// my_chip
module my_chip (
    input logic [11:0] io_in,  
    output logic [11:0] io_out,  
    input logic clock,
    input logic reset  
);
    huff_encoder DUT(.clk(clock), .reset(reset), .io_in(io_in), .io_out(io_out));  
endmodule
make LEC_CHECK=0 ABC_AREA=1 CAP_MARGIN=5 CELL_PAD_IN_SITES_GLOBAL_PLACEMENT=0 CORE_MARGIN=2 CORE_UTILIZATION=72 MAX_ROUTING_LAYER=met4 PLACE_DENSITY=0.64 SLEW_MARGIN=40 finish   # period 5.83 ns
run.sh (not shown) runs the stock make flow with config.mk's settings and CLKGATE_MAP_FILE=.
The starting point ran to the end with violations: negative setup slack.
Next try:
ABC_AREA = default   (was 1)
CAP_MARGIN = 20   (was 5)
CELL_PAD_IN_SITES_GLOBAL_PLACEMENT = default   (was 0)
CORE_UTILIZATION = 40   (was 72)
MAX_ROUTING_LAYER = default   (was met4)
PLACE_DENSITY = default   (was 0.64)
SLEW_MARGIN = 20   (was 40)
clock period = 9.41 ns   (was 5.83 ns; I/O delays follow)
The new run went through all stages and came out clean. Cell count goes down by a little under a tenth. Global-route usage falls by 21 points. Final area fell slightly. Hold slack is better by 40 ps. Routed wire length falls by about a fifth. Flip-flop count stays the same. Via count came out lower by a quarter to a third. Die size goes up by well over a third. Core utilization is lower by 37 points. Setup slack is better by 1500 ps.
Next try:
CORE_UTILIZATION = 72   (was 40)
CTS_CLUSTER_SIZE = 31   (was default)
clock period = 8.57 ns   (was 9.41 ns; I/O delays follow)
Maximum frequency goes up by a few percent.
First-iteration DRC count goes up by a few percent.
Critical path depth goes down by 2.
Design area goes down by a few percent.
Setup slack loses 300 ps.
Next try:
ABC_AREA = 1   (was default)
CTS_CLUSTER_DIAMETER = 61   (was default)
CTS_CLUSTER_SIZE = 10   (was 31)
HOLD_SLACK_MARGIN = 0.28   (was default)
PLACE_DENSITY_LB_ADDON = 0.02   (was default)
SETUP_SLACK_MARGIN = 0.56   (was default)
clock period = 1.86 ns   (was 8.57 ns; I/O delays follow)
With this change the flow ended with an error in clock tree synthesis with DPL-0038.
Die area is about the same.
Synthesized cell count goes up by about a fifth.
Area after synthesis hardly moves.
Next try:
CAP_MARGIN = 0   (was 20)
CORE_ASPECT_RATIO = 1.34   (was default)
CTS_CLUSTER_DIAMETER = 81   (was 61)
CTS_CLUSTER_SIZE = 96   (was 10)
HOLD_SLACK_MARGIN = default   (was 0.28)
Effect: The new run never finished: it broke off in clock tree synthesis, error DPL-0033. Synthesized cell count is unchanged. Area after synthesis stays the same. Die area is about the same.
Next try:
ABC_AREA = default   (was 1)
CAP_MARGIN = 20   (was 0)
CORE_ASPECT_RATIO = default   (was 1.34)
CORE_UTILIZATION = 66   (was 72)
CTS_CLUSTER_DIAMETER = default   (was 81)
CTS_CLUSTER_SIZE = default   (was 96)
PLACE_DENSITY_LB_ADDON = default   (was 0.02)
SETUP_SLACK_MARGIN = 1.98   (was 0.56)
clock period = 7.72 ns   (was 1.86 ns; I/O delays follow)
After rerunning: The changed run completed without violations. Area after synthesis stays flat. Die area went up by 8.6%. Synthesized cell count went down by 18%.

* * *

## lane 1
Starting RTL as in the previous note.
Settings: LEC_CHECK=0, CAP_MARGIN=20, CORE_MARGIN=2, CORE_UTILIZATION=64, SETUP_SLACK_MARGIN=1.94, SLEW_MARGIN=20; clock period 7.0 ns.
Lane 1: flow completed, timing, DRC and antenna clean
Setup changes, lane 1 to lane 2
Settings: CORE_UTILIZATION now 53, was 64; SETUP_SLACK_MARGIN no longer set, was 1.94; the clock period (ns, I/O delays scaled along) now 9.41, was 7.0.
Findings:
- Against lane 1, via count of the first global-routing pass in lane 2 fell by a few percent.
- Per the comparison of lane 2 with lane 1, final setup slack of the worst path saw an increase, floorplan die height now sits higher, routed wire length now smaller.
- From lane 1 to lane 2, mux cell area share after synthesis did not move at all.
- Diff lane 1 -> lane 2: via count went down 783; sequential share of layout area went up 1.9 points; wire length on met2 went down 3.0%.
Modified inputs, lane 3 compared to lane 2
Settings: an added ABC_AREA of 1; an added PLACE_DENSITY of 0.35; an added CTS_CLUSTER_SIZE of 74; a change of CORE_UTILIZATION from 53 to 72; an added SETUP_SLACK_MARGIN of 1.68; a change of the clock period (ns, I/O delays scaled along) from 9.41 to 5.65.
Tool error ODB-0269 stopped lane 3 during 5_1_grt; no final results. Synthesized area across lane 3 and lane 2: no real change. Lane 3 against lane 2: aoi/oai-family share of the synthesized area higher; area fraction in full adders, half adders and majority gates roughly the same; post-synthesis mux area share lower; placement-stage cell area lower; HPWL after detailed placement higher. Sequential fraction of the synthesis area across lane 3 and lane 2: no real change. In the tables for lane 3 and lane 2, simple-gate share of the synthesized area reads lower with lane 2.
Input changes introduced in lane 4 (baseline for comparison: lane 3):
Settings: PLACE_DENSITY now 0.8, was 0.35; CTS_CLUSTER_SIZE now 15, was 74; SETUP_SLACK_MARGIN now 0.71, was 1.68; CTS_CLUSTER_DIAMETER now 400, previously not set; the clock period (ns, I/O delays scaled along) now 5.25, was 5.65.
Findings:
Final checks on lane 4, whose flow otherwise completed, came back failing, citing negative setup slack.
Detailed placement HPWL is lower on lane 3
Post-CTS setup repair buffer count sits lower in lane 4 than in lane 3.
Number of cells in the design after placement (lane 4 vs. lane 3) increases slightly
Per-instance average area after synthesis came out exactly the same in lane 4 and lane 3.

* * *

## run 1
my_chip again, from the RTL that the note above started with.
==> flow/design.v (excerpt) <==
module my_chip (
    input logic [11:0] io_in,  
    output logic [11:0] io_out,  
    input logic clock,
    input logic reset  
);
==> flow/config.mk <==
export PLATFORM = sky130hd
export DESIGN_NAME = my_chip
export DESIGN_NICKNAME = my_chip
export VERILOG_FILES = /design/flow/design.v
export SDC_FILE = /design/flow/constraint.sdc
export NUM_CORES = 4
export LEC_CHECK = 0
export ABC_AREA = 1
export CAP_MARGIN = 10
export CELL_PAD_IN_SITES_GLOBAL_PLACEMENT = 0
export CORE_ASPECT_RATIO = 1.01
export CORE_MARGIN = 4
export CORE_UTILIZATION = 51
export MAX_ROUTING_LAYER = met4
export PLACE_DENSITY_LB_ADDON = 0.04
export SETUP_SLACK_MARGIN = 0.26
export SLEW_MARGIN = 40
==> flow/constraint.sdc <==
create_clock -name core_clock -period 8.6 [get_ports {clock}]
set_input_delay 1.7200 -clock core_clock [delete_from_list [all_inputs] [get_ports {clock}]]
set_output_delay 1.7200 -clock core_clock [all_outputs]
set_load 0.01 [all_outputs]
Run 1: full flow OK, the timing, design-rule and antenna checks passed
The inputs of run 2 differ from those of run 1 as listed below.
==> flow/config.mk <==
export PLATFORM = sky130hd
export DESIGN_NAME = my_chip
export DESIGN_NICKNAME = my_chip
export VERILOG_FILES = /design/flow/design.v
export SDC_FILE = /design/flow/constraint.sdc
export NUM_CORES = 4
export LEC_CHECK = 0
export CAP_MARGIN = 20
export CORE_MARGIN = 2
export CORE_UTILIZATION = 72
export SETUP_SLACK_MARGIN = -0.49
export SLEW_MARGIN = 20
==> flow/constraint.sdc <==
create_clock -name core_clock -period 6.18 [get_ports {clock}]
set_input_delay 1.2360 -clock core_clock [delete_from_list [all_inputs] [get_ports {clock}]]
set_output_delay 1.2360 -clock core_clock [all_outputs]
set_load 0.01 [all_outputs]
Notes after the runs:
Summary — total number of vias, run 2 relative to run 1: lower, by 9.2%. On count of standard-cell rows, the higher figure sits with run 1, not run 2. Taking run 1 over run 2, the detailed-route wire length ratio works out to 1.16. The flow completed for run 2, but it is not clean: the layout still shows setup timing.
Here is what was changed in the inputs of run 3 compared with run 2.
-- flow/config.mk --
<<< run 2, line 8
>>> run 3, line 8
export ABC_AREA = 1
<<< run 2, line 11
export SETUP_SLACK_MARGIN = -0.49
>>> run 3, line 12
export PLACE_DENSITY = 0.8
export SETUP_SLACK_MARGIN = -0.37
==> flow/constraint.sdc <==
create_clock -name core_clock -period 5.25 [get_ports {clock}]
set_input_delay 1.0500 -clock core_clock [delete_from_list [all_inputs] [get_ports {clock}]]
set_output_delay 1.0500 -clock core_clock [all_outputs]
set_load 0.01 [all_outputs]
Run 2 completed end to end; final checks failed (setup timing). Run 3 finished every stage; the final checks, however, were not passed, the failures being setup timing. Compared to run 2, run 3 has net switching power figure 87% higher. Compared with run 2, in run 3 met3 wire length higher, part of the Yosys area used for sequential elements roughly the same, sum of net half-perimeters after detailed placement higher. Measured against each other, run 3 and run 2 differ in total power, the lower figure coming from run 2.
### run 3 -> run 4
-- flow/config.mk --
<<< run 3, line 12
export PLACE_DENSITY = 0.8
export SETUP_SLACK_MARGIN = -0.37
>>> run 4, line 12
export CTS_CLUSTER_SIZE = 96
export PLACE_DENSITY_LB_ADDON = 0.02
export SETUP_SLACK_MARGIN = 0.56
==> flow/constraint.sdc <==
create_clock -name core_clock -period 1.86 [get_ports {clock}]
set_input_delay 0.3720 -clock core_clock [delete_from_list [all_inputs] [get_ports {clock}]]
set_output_delay 0.3720 -clock core_clock [all_outputs]
set_load 0.01 [all_outputs]
--- outcome ---
Of run 3 and run 4, only run 4 never reached the final stage. Status run 3: flow complete, layout not clean - setup timing. Any difference in top-level port count between run 4 and run 3 is small enough to ignore. The final reports for run 4 and run 3 show total placed cells including tap cells higher in the former. Per the comparison of run 4 with run 3, routability-driven placement congestion ratio now larger; chip area estimate from yosys synthesis comparable; worst slack at placement now smaller; AND-OR/OR-AND share of the synthesized area comparable. Total cell area at the placement stage in run 4 is 4300 µm² higher than in run 3. STATUS post-detailed-placement half-perimeter wirelength: run 4 loses against run 3. Going from run 3 to run 4, number of port buffers closely matched the old numbers; area fraction in and, or, nand and nor cells after synthesis now sits at about the same level.
Here is what was changed in the inputs of run 5 compared with run 4.
-- flow/config.mk --
<<< run 4, line 10
>>> run 5, line 10
export CORE_ASPECT_RATIO = 1.71
<<< run 4, line 12
export CTS_CLUSTER_SIZE = 96
export PLACE_DENSITY_LB_ADDON = 0.02
export SETUP_SLACK_MARGIN = 0.56
>>> run 5, line 13
export CTS_CLUSTER_DIAMETER = 29
export CTS_CLUSTER_SIZE = 74
export PLACE_DENSITY_LB_ADDON = 0.27
==> flow/constraint.sdc <==
create_clock -name core_clock -period 5.41 [get_ports {clock}]
set_input_delay 1.0820 -clock core_clock [delete_from_list [all_inputs] [get_ports {clock}]]
set_output_delay 1.0820 -clock core_clock [all_outputs]
set_load 0.01 [all_outputs]
Findings:
- [flow] run 5 | stages: complete | final checks: fail | reason: capacitance limit, slew limit, setup timing
- Run 4 → run 5: cell count after placement lower, total cell area at the placement stage went down, die width shows a reduction of about 23%.
- Floorplan-stage core utilization was higher in the run labelled run 4.
- Run 4 and run 5 ended up with nearly the same die area.
- In run 5 relative to run 4, core area had gone up slightly.
- Area after synthesis: run 4 vs run 5 identical
- Re adder and majority cell fraction of the synthesized area: no difference whatsoever between run 5 and run 4.
No activity file was given, so power comes from the tool's default toggle rates.
